v10:
// BobTop
module BobTop (
	clock,
	reset,
	rx,
	runway_override,
	emergency_override,
	tx,
	framing_error,
	runway_active,
	emergency,
	receiving,
	sending
);
	input wire clock;
	input wire reset;
	input wire rx;
	input wire [1:0] runway_override;
	input wire emergency_override;
	output wire tx;
	output wire framing_error;
	output wire [1:0] runway_active;
	output wire emergency;
	output wire receiving;
	output wire sending;
	wire [7:0] uart_rx_data;
	wire [7:0] uart_tx_data;
	wire uart_rx_valid;
	wire uart_tx_ready;
	wire uart_tx_send;
	UartRX #(
		.CLK_HZ(25000000),
		.BAUD_RATE(115200)
	) receiver(
		.clock(clock),
		.reset(reset),
		.rx(rx),
		.data(uart_rx_data),
		.done(uart_rx_valid),
		.framing_error(framing_error),
		.receiving(receiving)
	);
	UartTX #(
		.CLK_HZ(25000000),
		.BAUD_RATE(115200)
	) transmitter(
		.clock(clock),
		.reset(reset),
		.send(uart_tx_send),
		.data(uart_tx_data),
		.tx(tx),
		.ready(uart_tx_ready),
		.sending(sending)
	);
	reg [1:0] ro_temp;
	reg [1:0] ro_sync;
	reg eo_temp;
	reg eo_sync;
	always @(posedge clock) begin
		ro_temp <= runway_override;
  ...
Settings: LEC_CHECK=0, CAP_MARGIN=20, CORE_MARGIN=2, CORE_UTILIZATION=72, CTS_CLUSTER_DIAMETER=365, CTS_CLUSTER_SIZE=22, HOLD_SLACK_MARGIN=0.3, PLACE_DENSITY_LB_ADDON=0.01, SETUP_SLACK_MARGIN=3.31, SLEW_MARGIN=20; clock period 11.6 ns.
run.sh (not shown) runs the stock make flow with config.mk's settings and CLKGATE_MAP_FILE=.
v10 completed; timing, DRC and antenna clean
[inputs] v31 vs v10
Settings: CTS_CLUSTER_SIZE no longer set, was 22; CORE_UTILIZATION now 45, was 72; CTS_CLUSTER_DIAMETER no longer set, was 365; HOLD_SLACK_MARGIN no longer set, was 0.3; PLACE_DENSITY_LB_ADDON no longer set, was 0.01; SETUP_SLACK_MARGIN no longer set, was 3.31; the clock period (ns, I/O delays scaled along) now 19.1, was 11.6.
Findings:
Going from v10 to v31, vertical die size grew by more than a quarter.
Core utilization at floorplan: v31 vs v10 down 28 points
Across both runs, total power consumption of the routed design was lower for v31 than for v10.
For v43, these inputs were changed with respect to v31:
Settings: TNS_END_PERCENT newly set to 5; CTS_CLUSTER_DIAMETER newly set to 28; CORE_UTILIZATION changed from 45 to 66; HOLD_SLACK_MARGIN newly set to -0.08; the clock period (ns, I/O delays scaled along) changed from 19.1 to 28.5.
- Relative area of non-clock buffer cells in the final design: v31 vs v43 — no meaningful difference
- Looking at minimum setup slack in the final design across both flows, v43 is the stronger of the two, with v31 trailing.
- When v43 is set beside v31, its wire length turns out to be about 2.6% larger.
- Of v31 and v43, v31 shows the higher sequential share of layout area, with v43 below it.
- Delta (v43 minus v31): power drawn by the combinational cells saw a decrease; tightest hold margin closely matched the old numbers; transition at the pin with the smallest max-transition slack went down by 0.020 ns; utilization climbed 27 points.
- Cmp v43 vs v31: required arrival time at the worst endpoint higher in v43
- Multi-input combinational area share: v43 < v31
- Comparing v43 against v31, there is no change at all in share of flip-flops with an asynchronous set or reset after synthesis.


== v13 ==
Starting RTL as in the previous note.
export LEC_CHECK = 0
export CAP_MARGIN = 20
export CORE_MARGIN = 2
export CORE_UTILIZATION = 19
export SLEW_MARGIN = 20
create_clock -name core_clock -period 50.7 [get_ports {clock}]
Per the final summary, v13 finished and its layout is clean on timing, DRC and antenna.
Setup changes, v13 to v34
# v13
export LEC_CHECK = 0
export CAP_MARGIN = 20
export CORE_MARGIN = 2
export CORE_UTILIZATION = 19
export SLEW_MARGIN = 20
create_clock -name core_clock -period 50.7 [get_ports {clock}]
# v34
export LEC_CHECK = 0
export CAP_MARGIN = 20
export CELL_PAD_IN_SITES_DETAIL_PLACEMENT = 2
export CORE_MARGIN = 2
export CORE_UTILIZATION = 40
export MAX_ROUTING_LAYER = met4
export SLEW_MARGIN = 20
create_clock -name core_clock -period 11.3 [get_ports {clock}]
==> results <==
Total power ended up 3200 uW higher on v34 than on v13. v34 against v13: floorplan utilization went up 21 points; total leakage power fell 0.000022 uW; synthesized cell count flat. Diff v13 -> v34 | clock-buffer cell count | down slightly. v34 ran to completion and came out clean on the timing, design-rule and antenna checks.
Changes in v49 relative to v34:
# v34
export LEC_CHECK = 0
export CAP_MARGIN = 20
export CELL_PAD_IN_SITES_DETAIL_PLACEMENT = 2
export CORE_MARGIN = 2
export CORE_UTILIZATION = 40
export MAX_ROUTING_LAYER = met4
export SLEW_MARGIN = 20
create_clock -name core_clock -period 11.3 [get_ports {clock}]
# v49
export LEC_CHECK = 0
export CAP_MARGIN = 20
export CELL_PAD_IN_SITES_DETAIL_PLACEMENT = 2
export CORE_MARGIN = 4
export CORE_UTILIZATION = 28
export HOLD_SLACK_MARGIN = 0.01
export MAX_ROUTING_LAYER = met4
export SLEW_MARGIN = 40
create_clock -name core_clock -period 17.5 [get_ports {clock}]
Notes after the runs:
Every stage of the flow completed for v49, and the final layout passed the timing, design-rule and antenna checks. The final layout from v34, which completed every stage, passed the timing, design-rule and antenna checks at the end of the flow. Die: v49 bigger than v34. Of the two candidates, v34 has the worse setup slack of the critical path after layout and v49 the better one. Clock latency of the later-clocked register in the worst-skew pair sits higher in v49 than in v34. The ratio of routed vias to standard cells number comes out lower for v49 vs v34. Via count in v49 vs v34: down 345.
### v49 -> v8
# v49
export LEC_CHECK = 0
export CAP_MARGIN = 20
export CELL_PAD_IN_SITES_DETAIL_PLACEMENT = 2
export CORE_MARGIN = 4
export CORE_UTILIZATION = 28
export HOLD_SLACK_MARGIN = 0.01
export MAX_ROUTING_LAYER = met4
export SLEW_MARGIN = 40
create_clock -name core_clock -period 17.5 [get_ports {clock}]
# v8
export LEC_CHECK = 0
export CAP_MARGIN = 20
export CORE_MARGIN = 2
export CORE_UTILIZATION = 27
export SLEW_MARGIN = 20
create_clock -name core_clock -period 17.7 [get_ports {clock}]
[summary]
In summary, v8 completed successfully, with a layout that passed the timing, design-rule and antenna checks.
Global-route total usage across every layer, v49 and v8: lower on v8
v8 vs v49 — layout buffer count excluding clock buffers dropped by a few percent
Setup slack after layout: v8 higher than v49
NOTE wire length on met2 v49->v8 decreased by more than a quarter
Delta (v8 minus v49): sequential fraction of total cell area saw little to no change, detailed-route wire length saw a decrease, vertical die size saw little to no change.
## Diff of input files: v33 against v8
# v8
export LEC_CHECK = 0
export CAP_MARGIN = 20
export CORE_MARGIN = 2
export CORE_UTILIZATION = 27
export SLEW_MARGIN = 20
create_clock -name core_clock -period 17.7 [get_ports {clock}]
# v33
export LEC_CHECK = 0
export CAP_MARGIN = 20
export CORE_MARGIN = 2
export CORE_UTILIZATION = 45
export SLEW_MARGIN = 20
create_clock -name core_clock -period 40.0 [get_ports {clock}]
Compared with v8, in v33 total met2 wirelength after detailed routing saw a decrease; critical path required time saw an increase; first-pass iteration count of the detailed router saw a decrease; pre-CTS setup slack saw an increase; final core utilization saw an increase.
v33 ends up with a final area that is 360 sq um lower than in v8.
Re weighted congestion at the end of routability-driven global placement: v33 is 2.3% down on v8.
Share of synthesized cell area in and, or, nand and nor gates came out exactly the same in v33 and v8.


BobTop again, from the RTL that the note above started with.
==> flow/design.v (excerpt) <==
module BobTop (
	clock,
	reset,
	rx,
	runway_override,
	emergency_override,
	tx,
	framing_error,
	runway_active,
	emergency,
	receiving,
	sending
);
	input wire clock;
	input wire reset;
	input wire rx;
	input wire [1:0] runway_override;
	input wire emergency_override;
	output wire tx;
	output wire framing_error;
	output wire [1:0] runway_active;
	output wire emergency;
	output wire receiving;
	output wire sending;
	wire [7:0] uart_rx_data;
	wire [7:0] uart_tx_data;
	wire uart_rx_valid;
	wire uart_tx_ready;
	wire uart_tx_send;
	UartRX #(
		.CLK_HZ(25000000),
		.BAUD_RATE(115200)
	) receiver(
		.clock(clock),
		.reset(reset),
		.rx(rx),
		.data(uart_rx_data),
		.done(uart_rx_valid),
		.framing_error(framing_error),
		.receiving(receiving)
	);
	UartTX #(
		.CLK_HZ(25000000),
		.BAUD_RATE(115200)
	) transmitter(
		.clock(clock),
		.reset(reset),
		.send(uart_tx_send),
		.data(uart_tx_data),
		.tx(tx),
		.ready(uart_tx_ready),
		.sending(sending)
	);
	reg [1:0] ro_temp;
	reg [1:0] ro_sync;
	reg eo_temp;
	reg eo_sync;
	always @(posedge clock) begin
		ro_temp <= runway_override;
		eo_temp <= emergency_override;
		ro_sync <= ro_temp;
		eo_sync <= eo_temp;
	end
	Bob bobby(
		.clock(clock),
		.reset(reset),
		.uart_rx_data(uart_rx_data),
		.uart_rx_valid(uart_rx_valid),
		.uart_tx_data(uart_tx_data),
		.uart_tx_ready(uart_tx_ready),
		.uart_tx_send(uart_tx_send),
		.runway_active(runway_active),
		.runway_override(ro_sync),
		.emergency_out(emergency),
		.emergency_override(eo_sync)
	);
endmodule
export LEC_CHECK = 0
export ABC_AREA = 1
export CAP_MARGIN = 20
export CELL_PAD_IN_SITES_DETAIL_PLACEMENT = 0
export CELL_PAD_IN_SITES_GLOBAL_PLACEMENT = 0
export CORE_MARGIN = 4
export CORE_UTILIZATION = 71
export CTS_CLUSTER_DIAMETER = 166
export GPL_TIMING_DRIVEN = 1
export MAX_ROUTING_LAYER = met4
export PLACE_DENSITY = 0.81
export SETUP_SLACK_MARGIN = 1.33
export SLEW_MARGIN = 20
create_clock -name core_clock -period 9.82 [get_ports {clock}]
Then changed:
Settings changed: CELL_PAD_IN_SITES_DETAIL_PLACEMENT 0 to default, CELL_PAD_IN_SITES_GLOBAL_PLACEMENT 0 to default, CORE_MARGIN 4 to 2, CORE_UTILIZATION 71 to 72, CTS_CLUSTER_DIAMETER 166 to 151, GPL_TIMING_DRIVEN 1 to default, MAX_ROUTING_LAYER met4 to default, PLACE_DENSITY 0.81 to default, SETUP_SLACK_MARGIN 1.33 to 2.91.
Utilization is about the same.
Combinational power stays flat.
Final area drops by 0.69%.
Then changed:
Settings changed: CAP_MARGIN 20 to 40, CORE_ASPECT_RATIO from default to 0.9, CTS_CLUSTER_DIAMETER 151 to default, CTS_CLUSTER_SIZE from default to 14, PLACE_DENSITY_LB_ADDON from default to 0.14, SETUP_SLACK_MARGIN 2.91 to 2.8.
Result: Synthesized area does not change; worst hold slack got worse by 0.019 ns; non-clock buffer count came out lower by 1.
Then changed:
Settings changed: CORE_ASPECT_RATIO 0.9 to default.
The changed run finished with timing, DRC and antenna clean.
Core utilization stays flat.
Final area grows slightly.
Register-to-register slack gets better by 0.04 ns.
Critical path depth is unchanged.
Global-route usage shrinks by 1.1 points.
Setup slack gets better by 0.098 ns.
Via count shrinks by a few percent.
Sequential share of layout area shrinks by 0.28 points.
Fmax grows slightly.
Then changed:
Settings changed: CAP_MARGIN 40 to 0, CORE_ASPECT_RATIO from default to 0.89, PLACE_DENSITY_LB_ADDON 0.14 to 0.02, SETUP_SLACK_MARGIN 2.8 to 2.86.
After rerunning: The new run completed with no timing, DRC or antenna violations. Routed wire length is lower by 0.70%. Combinational power stays flat. Non-clock buffer count is lower by 1. Total power is lower by 2.3%. Cell count barely changes. Die area barely changes. Clock power is lower by about 6%. Final area is lower by 0.63%.
Then changed:
Settings changed: CORE_ASPECT_RATIO 0.89 to 0.91, PLACE_DENSITY_LB_ADDON 0.02 to 0.14, SETUP_SLACK_MARGIN 2.86 to 2.8.
After rerunning: Power goes up by 6.4%. Clock skew falls by 0.0037 ns. Setup slack degrades by 0.11 ns. Synthesized cell count is unchanged. Global-route usage went up by 0.93 points. Die area is about the same. Final area came out higher by 0.90%. Clock power climbs by about 20%. Area after synthesis stays the same. Sequential power stays flat.


Starting RTL as in the previous note.
Design BobTop, start of the top module:
module BobTop (
	clock,
	reset,
	rx,
	runway_override,
	emergency_override,
	tx,
	framing_error,
	runway_active,
	emergency,
	receiving,
	sending
);
make LEC_CHECK=0 ABC_AREA=1 CAP_MARGIN=35 CORE_ASPECT_RATIO=0.69 CORE_MARGIN=2 CORE_UTILIZATION=72 CTS_CLUSTER_DIAMETER=151 CTS_CLUSTER_SIZE=10 HOLD_SLACK_MARGIN=0.27 PLACE_DENSITY_LB_ADDON=0.2 SETUP_SLACK_MARGIN=2.91 SLEW_MARGIN=20 finish   # period 9.82 ns
Next try:
Settings changed: CAP_MARGIN 35 to 20, CORE_ASPECT_RATIO 0.69 to not set, CTS_CLUSTER_DIAMETER 151 to not set, CTS_CLUSTER_SIZE 10 to 14, HOLD_SLACK_MARGIN 0.27 to not set, PLACE_DENSITY_LB_ADDON 0.2 to 0.1, SETUP_SLACK_MARGIN 2.91 to 2.67.
=>
- combinational power grows by about 1%
- worst setup slack loses 47 ps
- critical path depth does not change
- register-to-register slack is better by 120 ps
- final area came out higher by 1.6%
- power increases by 6.4%
- flip-flop count does not change
- sequential share of layout area goes down by 0.67 points
- sequential power hardly moves
- synthesized area is unchanged
Next try:
Settings changed: CAP_MARGIN 20 to 0, CTS_CLUSTER_DIAMETER set to 203, PLACE_DENSITY_LB_ADDON 0.1 to 0.01, SETUP_SLACK_MARGIN 2.67 to 2.84.
What happened: Sequential power barely changes; routed wire length falls by about 2.7%; design area shrinks by about 3%; setup slack gets better by 6.5 ps; cell count shrinks by about 0.6%; clock power is lower by about 33%; synthesized area does not change; total power decreases by about 13%; first-iteration DRC count goes down by 3.3%.
Next try:
Settings changed: CORE_ASPECT_RATIO set to 0.89, CTS_CLUSTER_DIAMETER 203 to not set, PLACE_DENSITY_LB_ADDON 0.01 to 0.15, SETUP_SLACK_MARGIN 2.84 to 2.67.
The changed run produced a clean layout.
Critical path depth stays the same.
Via count is higher by a few percent.
Count of clock-buffer cells in the layout is lower by 1.
Power is higher by roughly a tenth.
Global-route usage is higher by 0.88 points.
Area after synthesis stays the same.
Clock power is higher by a quarter to a third.
Sequential cell count is unchanged.
First-iteration DRC count is higher by about a fifth.


run E:
BobTop again, from the RTL that the note above started with.
==> flow/config.mk <==
export PLATFORM = sky130hd
export DESIGN_NAME = BobTop
export DESIGN_NICKNAME = BobTop
export VERILOG_FILES = /design/flow/design.v
export SDC_FILE = /design/flow/constraint.sdc
export NUM_CORES = 4
export LEC_CHECK = 0
export CAP_MARGIN = 20
export CELL_PAD_IN_SITES_DETAIL_PLACEMENT = 2
export CORE_MARGIN = 2
export CORE_UTILIZATION = 18
export CTS_CLUSTER_DIAMETER = 364
export CTS_CLUSTER_SIZE = 20
export GPL_TIMING_DRIVEN = 1
export SETUP_SLACK_MARGIN = 1.1
export SLEW_MARGIN = 20
==> flow/constraint.sdc <==
create_clock -name core_clock -period 9.91 [get_ports {clock}]
set_input_delay 1.9820 -clock core_clock [delete_from_list [all_inputs] [get_ports {clock}]]
set_output_delay 1.9820 -clock core_clock [all_outputs]
set_load 0.01 [all_outputs]
Both conditions hold for run E: the flow ran to the end and the final layout passed the timing, design-rule and antenna checks.
Setup changes, run E to run Z
- removing CTS_CLUSTER_DIAMETER (formerly 364)
- changing CORE_UTILIZATION from 18 to 63
- removing SETUP_SLACK_MARGIN (formerly 1.1)
- removing CELL_PAD_IN_SITES_DETAIL_PLACEMENT (formerly 2)
- removing CTS_CLUSTER_SIZE (formerly 20)
- removing GPL_TIMING_DRIVEN (formerly 1)
- changing the clock period (ns, I/O delays scaled along) from 9.91 to 50.7
Run Z ended with more clock power share than run E.
Delta (run Z minus run E): core area went down; sequential share of layout area grew by 0.96 points; critical path data arrival time picked up an extra 8.21 ns; number of antenna violations at the first check in global routing shows a reduction of 1.
Run Z does better than run E on overall via count from detail_route.
Summed standard-cell area reported by yosys came out exactly the same in run Z and run E.
Diff run Z and run E: area of all placed cells without fillers higher in run E
Against run E, run Z comes in about 70% lower on number of tap cells added at floorplan.


BobTop again, from the RTL that the note above started with.
Settings: LEC_CHECK=0, ABC_AREA=0, CAP_MARGIN=20, CELL_PAD_IN_SITES_DETAIL_PLACEMENT=0, CELL_PAD_IN_SITES_GLOBAL_PLACEMENT=0, CORE_MARGIN=4, CORE_UTILIZATION=39, CTS_CLUSTER_DIAMETER=60, GPL_TIMING_DRIVEN=1, HOLD_SLACK_MARGIN=0.21, MAX_ROUTING_LAYER=met5, PLACE_DENSITY=0.91, SETUP_SLACK_MARGIN=1.33, SLEW_MARGIN=20, TNS_END_PERCENT=30; clock period 14.4 ns.
Change:
--- a/flow/config.mk
+++ b/flow/config.mk
@@ -7,3 +7,3 @@
 export LEC_CHECK = 0
-export ABC_AREA = 0
+export ABC_AREA = 1
 export CAP_MARGIN = 20
@@ -13,7 +13,7 @@
 export CORE_UTILIZATION = 39
-export CTS_CLUSTER_DIAMETER = 60
+export CTS_CLUSTER_DIAMETER = 359
 export GPL_TIMING_DRIVEN = 1
 export HOLD_SLACK_MARGIN = 0.21
-export MAX_ROUTING_LAYER = met5
-export PLACE_DENSITY = 0.91
+export MAX_ROUTING_LAYER = met4
+export PLACE_DENSITY_LB_ADDON = 0.19
 export SETUP_SLACK_MARGIN = 1.33
What happened: The new run produced a clean layout; final area rises by 2.1%; global-route usage climbs by 2.8 points; power shrinks by 16%; worst setup slack improves by 0.35 ns; first-iteration DRC count rose by 16%; worst hold slack is about the same; fmax rose by 5.0%; core utilization is lower by 0.11 points; non-clock buffer count is lower by 6.
Change:
--- a/flow/config.mk
+++ b/flow/config.mk
@@ -11,11 +11,9 @@
 export CELL_PAD_IN_SITES_GLOBAL_PLACEMENT = 0
-export CORE_MARGIN = 4
-export CORE_UTILIZATION = 39
-export CTS_CLUSTER_DIAMETER = 359
+export CORE_MARGIN = 2
+export CORE_UTILIZATION = 71
+export CTS_CLUSTER_DIAMETER = 166
+export CTS_CLUSTER_SIZE = 15
 export GPL_TIMING_DRIVEN = 1
-export HOLD_SLACK_MARGIN = 0.21
 export MAX_ROUTING_LAYER = met4
-export PLACE_DENSITY_LB_ADDON = 0.19
-export SETUP_SLACK_MARGIN = 1.33
+export PLACE_DENSITY = 0.81
 export SLEW_MARGIN = 20
-export TNS_END_PERCENT = 30
==> flow/constraint.sdc (replaced) <==
create_clock -name core_clock -period 9.82 [get_ports {clock}]
set_input_delay 1.9640 -clock core_clock [delete_from_list [all_inputs] [get_ports {clock}]]
set_output_delay 1.9640 -clock core_clock [all_outputs]
set_load 0.01 [all_outputs]
Worst hold slack barely changes. Routed wire length fell by 6.0%. Total power rose by 29%. Die size fell by 46%. Area after synthesis is unchanged. Setup slack gets worse by 2.7 ns. First-iteration DRC count fell by 1.8%.
Power figures rest on the tool's default switching activity, not on a simulated workload.
